==> run X: inputs <==
==> flow/design.v (excerpt) <==
module ARM(
	input clk, rst,
	output [32 - 1:0] imem_addr,
	input [32 - 1:0] imem_data,
	output [32 - 1:0] dmem_addr,
	output [32 - 1:0] dmem_wdata,
	output dmem_read,
	output dmem_write,
	input [32 - 1:0] dmem_rdata,
	input dmem_ready
);
==> flow/config.mk <==
export PLATFORM = sky130hd
export DESIGN_NAME = ARM
export DESIGN_NICKNAME = ARM
export VERILOG_FILES = /design/flow/design.v
export SDC_FILE = /design/flow/constraint.sdc
export NUM_CORES = 4
export LEC_CHECK = 0
export CAP_MARGIN = 10
export CELL_PAD_IN_SITES_DETAIL_PLACEMENT = 2
export CELL_PAD_IN_SITES_GLOBAL_PLACEMENT = 2
export CORE_MARGIN = 2
export CORE_UTILIZATION = 40
export CTS_CLUSTER_DIAMETER = 286
export GPL_ROUTABILITY_DRIVEN = 0
export HOLD_SLACK_MARGIN = 0.08
export MAX_ROUTING_LAYER = met4
export MIN_ROUTING_LAYER = met2
export PLACE_DENSITY = 0.42
export SETUP_SLACK_MARGIN = -0.71
export SLEW_MARGIN = 35
export TNS_END_PERCENT = 10
==> flow/constraint.sdc <==
create_clock -name core_clock -period 13.3 [get_ports {clk}]
set_input_delay 2.6600 -clock core_clock [delete_from_list [all_inputs] [get_ports {clk}]]
set_output_delay 2.6600 -clock core_clock [all_outputs]
set_load 0.01 [all_outputs]
run.sh (not shown) runs the stock make flow with config.mk's settings and CLKGATE_MAP_FILE=.
==> run E (differences from run X) <==
ABC_AREA = 1   (was unset)
CAP_MARGIN = 20   (was 10)
CELL_PAD_IN_SITES_DETAIL_PLACEMENT = unset   (was 2)
CELL_PAD_IN_SITES_GLOBAL_PLACEMENT = unset   (was 2)
CORE_UTILIZATION = 57   (was 40)
CTS_CLUSTER_DIAMETER = unset   (was 286)
GPL_ROUTABILITY_DRIVEN = unset   (was 0)
HOLD_SLACK_MARGIN = unset   (was 0.08)
MAX_ROUTING_LAYER = unset   (was met4)
MIN_ROUTING_LAYER = unset   (was met2)
PLACE_DENSITY = unset   (was 0.42)
SETUP_SLACK_MARGIN = 2.91   (was -0.71)
SLEW_MARGIN = 20   (was 35)
TNS_END_PERCENT = 5   (was 10)
==> flow/constraint.sdc (replaced) <==
create_clock -name core_clock -period 11.4 [get_ports {clk}]
set_input_delay 2.2800 -clock core_clock [delete_from_list [all_inputs] [get_ports {clk}]]
set_output_delay 2.2800 -clock core_clock [all_outputs]
set_load 0.01 [all_outputs]
==> run F (differences from run X) <==
CAP_MARGIN = 20   (was 10)
CELL_PAD_IN_SITES_DETAIL_PLACEMENT = unset   (was 2)
CELL_PAD_IN_SITES_GLOBAL_PLACEMENT = unset   (was 2)
CORE_UTILIZATION = 58   (was 40)
CTS_CLUSTER_DIAMETER = unset   (was 286)
GPL_ROUTABILITY_DRIVEN = unset   (was 0)
HOLD_SLACK_MARGIN = unset   (was 0.08)
MAX_ROUTING_LAYER = unset   (was met4)
MIN_ROUTING_LAYER = unset   (was met2)
PLACE_DENSITY = unset   (was 0.42)
SETUP_SLACK_MARGIN = unset   (was -0.71)
SLEW_MARGIN = 20   (was 35)
TNS_END_PERCENT = 5   (was 10)
==> flow/constraint.sdc (replaced) <==
create_clock -name core_clock -period 13.4 [get_ports {clk}]
set_input_delay 2.6800 -clock core_clock [delete_from_list [all_inputs] [get_ports {clk}]]
set_output_delay 2.6800 -clock core_clock [all_outputs]
set_load 0.01 [all_outputs]
==> results <==
item                                                                                     run F                      run X                      run E
Rows                                                                                       116                        140                        118
Post-placement setup slack                                                            -2.16 ns                   -2.75 ns                   -1.30 ns
Final RePlAce weighted congestion                                                         1.21                          -                       1.13
Post-Syn Instances                                                                        7134                       7134                       8579
Sequential cell area fraction in the yosys report                                        0.385                      0.385                      0.380
Simple-Gate Fraction of Synth Area                                                       0.190                      0.190                      0.278
Status                                                              complete, but fails checks  aborted with a tool error  aborted with a tool error
Stage where the flow stopped                                                                 -   global routing (5_1_grt)   global routing (5_1_grt)
Reasons for failing layout checks                                                 setup timing                          -                          -
Fraction of synthesized area in multiplexers                                            0.0364                     0.0364                          0
Count of instantiated cells in the yosys netlist                                          7134                       7134                       8579
Placed cell count                                                                         9374                       9948                      10.8k
Init Core Util                                                                           0.586                      0.403                      0.575
Share of synthesized cell area in and-or and or-and compound cells                       0.284                      0.284                      0.194
Count of cell types in the netlist                                                         124                        124                         71
CTS-repair resized insts                                                                   115                        183                        669
Mean cell area of the mapped netlist                                                 8.23 um^2                  8.23 um^2                  6.93 um^2
Chip area                                                                          104000 um^2                150000 um^2                107000 um^2
Post-detailed-placement cell area                                                   70700 um^2                 71200 um^2                 71100 um^2
Floorplan Nets                                                                            7336                       7336                       8781

==> branch willow <==
Starting RTL as in the previous note.
Design ARM, start of the top module:
module ARM(
	input clk, rst,
	output [32 - 1:0] imem_addr,
	input [32 - 1:0] imem_data,
	output [32 - 1:0] dmem_addr,
	output [32 - 1:0] dmem_wdata,
	output dmem_read,
	output dmem_write,
	input [32 - 1:0] dmem_rdata,
	input dmem_ready
);
	wire frwrd_mode = 1'b1;  
	wire freeze, branch_taken, flush;
	wire[32 - 1:0] 	PC_IF, PC_IF_Reg,
								PC_ID, PC_ID_Reg,
								PC_EXE, PC_EXE_Reg,
								PC_MEM, PC_MEM_Reg,
								PC_WB;
	wire [3:0] actual_status_register_out; 
	wire[32 - 1:0] 	Instruction_IF, Instruction_IF_Reg;
	wire hazard;
	assign freeze = hazard;
	wire branch_taken_ID_Reg;
	assign flush = branch_taken_ID_Reg;
	wire branch_taken_EXE;
	assign branch_taken_EXE = branch_taken_ID_Reg;
	wire [32 - 1 : 0] branch_address_EXE;
	wire freeze_MEM;  
	IF_Stage IF_Stage(
		.clk(clk), 
		.rst(rst),
		.freeze(freeze | freeze_MEM), 
		.branch_taken(branch_taken_EXE),
		.branch_addr(branch_address_EXE),
		.PC(PC_IF),
		.instruction(Instruction_IF),
		.imem_addr(imem_addr),
		.imem_data(imem_data)
	);
	IF_Stage_Reg IF_Stage_Reg(
		.clk(clk), 
		.rst(rst),
		.freeze(freeze | freeze_MEM), 
		.flush(flush),
		.PC_in(PC_IF), 
		.instruction_in(Instruction_IF),
        .PC(PC_IF_Reg), 
		.instruction(Instruction_IF_Reg)
	);
	wire mem_read_ID, mem_read_ID_Reg;
	wire mem_write_ID, mem_write_ID_Reg;
	wire wb_enable_ID, wb_enable_ID_Reg;
	wire [4 - 1:0] execute_command_ID, execute_command_ID_Reg;
	wire branch_taken_ID; 
  ...
export LEC_CHECK = 0
export CAP_MARGIN = 5
export CELL_PAD_IN_SITES_DETAIL_PLACEMENT = 0
export CELL_PAD_IN_SITES_GLOBAL_PLACEMENT = 2
export CORE_MARGIN = 6
export CORE_UTILIZATION = 40
export CTS_CLUSTER_DIAMETER = 286
export CTS_CLUSTER_SIZE = 89
export GPL_ROUTABILITY_DRIVEN = 0
export HOLD_SLACK_MARGIN = 0.08
export MAX_ROUTING_LAYER = met4
export MIN_ROUTING_LAYER = met2
export PLACE_DENSITY = 0.53
export SLEW_MARGIN = 35
export TNS_END_PERCENT = 10
create_clock -name core_clock -period 13.3 [get_ports {clk}]
==> branch juniper (differences from branch willow) <==
ABC_AREA = 1   (was not set)
CAP_MARGIN = 20   (was 5)
CELL_PAD_IN_SITES_DETAIL_PLACEMENT = not set   (was 0)
CELL_PAD_IN_SITES_GLOBAL_PLACEMENT = not set   (was 2)
CORE_ASPECT_RATIO = 0.53   (was not set)
CORE_MARGIN = 2   (was 6)
CORE_UTILIZATION = 57   (was 40)
CTS_CLUSTER_DIAMETER = not set   (was 286)
CTS_CLUSTER_SIZE = not set   (was 89)
GPL_ROUTABILITY_DRIVEN = not set   (was 0)
HOLD_SLACK_MARGIN = 0.28   (was 0.08)
MAX_ROUTING_LAYER = not set   (was met4)
MIN_ROUTING_LAYER = not set   (was met2)
PLACE_DENSITY = not set   (was 0.53)
SETUP_SLACK_MARGIN = 2.82   (was not set)
SLEW_MARGIN = 20   (was 35)
TNS_END_PERCENT = 5   (was 10)
==> flow/constraint.sdc (replaced) <==
create_clock -name core_clock -period 11.0 [get_ports {clk}]
set_input_delay 2.2000 -clock core_clock [delete_from_list [all_inputs] [get_ports {clk}]]
set_output_delay 2.2000 -clock core_clock [all_outputs]
set_load 0.01 [all_outputs]
==> branch harbor (differences from branch willow) <==
CAP_MARGIN = 20   (was 5)
CELL_PAD_IN_SITES_DETAIL_PLACEMENT = not set   (was 0)
CELL_PAD_IN_SITES_GLOBAL_PLACEMENT = 3   (was 2)
CORE_MARGIN = 3   (was 6)
CORE_UTILIZATION = 26   (was 40)
CTS_CLUSTER_DIAMETER = 51   (was 286)
CTS_CLUSTER_SIZE = not set   (was 89)
GPL_ROUTABILITY_DRIVEN = not set   (was 0)
HOLD_SLACK_MARGIN = 0.26   (was 0.08)
MIN_ROUTING_LAYER = not set   (was met2)
PLACE_DENSITY = not set   (was 0.53)
PLACE_DENSITY_LB_ADDON = 0.06   (was not set)
SETUP_SLACK_MARGIN = -0.52   (was not set)
SLEW_MARGIN = 5   (was 35)
TNS_END_PERCENT = not set   (was 10)
==> flow/constraint.sdc (replaced) <==
create_clock -name core_clock -period 12.9 [get_ports {clk}]
set_input_delay 2.5800 -clock core_clock [delete_from_list [all_inputs] [get_ports {clk}]]
set_output_delay 2.5800 -clock core_clock [all_outputs]
set_load 0.01 [all_outputs]
==> qor summary <==
item                                                                     branch juniper   branch willow               branch harbor
Simple-gate share of the synthesized area                                         27.8%           19.0%                       19.0%
Synthesized net count                                                             8,781           7,336                       7,336
Setup fix buffers added after clock tree synthesis                                  138              31                          11
Mapped Cells                                                                      8,579           7,134                       7,134
Initial core utilization                                                          57.3%           40.3%                       26.3%
CTS buffer count                                                                     82              15                         146
Max H-tree Level                                                                      3               1                           4
Result of the run                                                        did not finish  did not finish  complete, but fails checks
Stage where the flow stopped                                             global routing  global routing                           -
Layout check failures                                                                 -               -        negative setup slack
Post-synth area from yosys stat                                            59,500 sq um    58,700 sq um                58,700 sq um
Weighted congestion reported at the end of routability-driven placement            1.21               -                       0.972
Sequential share of the synthesized area                                          38.0%           38.5%                       38.5%
Post-synthesis instance area                                               59,500 sq um    58,700 sq um                58,700 sq um
Number of instances resized during post-cts repair                                  803              79                          66
Placeable core region                                                     104,000 sq um   146,000 sq um               223,000 sq um
Die Area                                                                  107,000 sq um   156,000 sq um               231,000 sq um
Distinct lib cells used                                                              71             124                         124
Vertical die size                                                                239 um          395 um                      481 um
XOR/XNOR share of the synthesized area                                           0.930%           2.46%                       2.46%
Inst Count DP                                                                    11,002           9,958                      11,179
Average cell area after synthesis                                            6.93 sq um      8.23 sq um                  8.23 sq um
Post-detailed-placement cell area                                          71,700 sq um    71,400 sq um                74,700 sq um
Die extent in x                                                                  448 um          395 um                      481 um
Area fraction of the dominant cell type after synthesis                           20.4%           20.6%                       20.6%
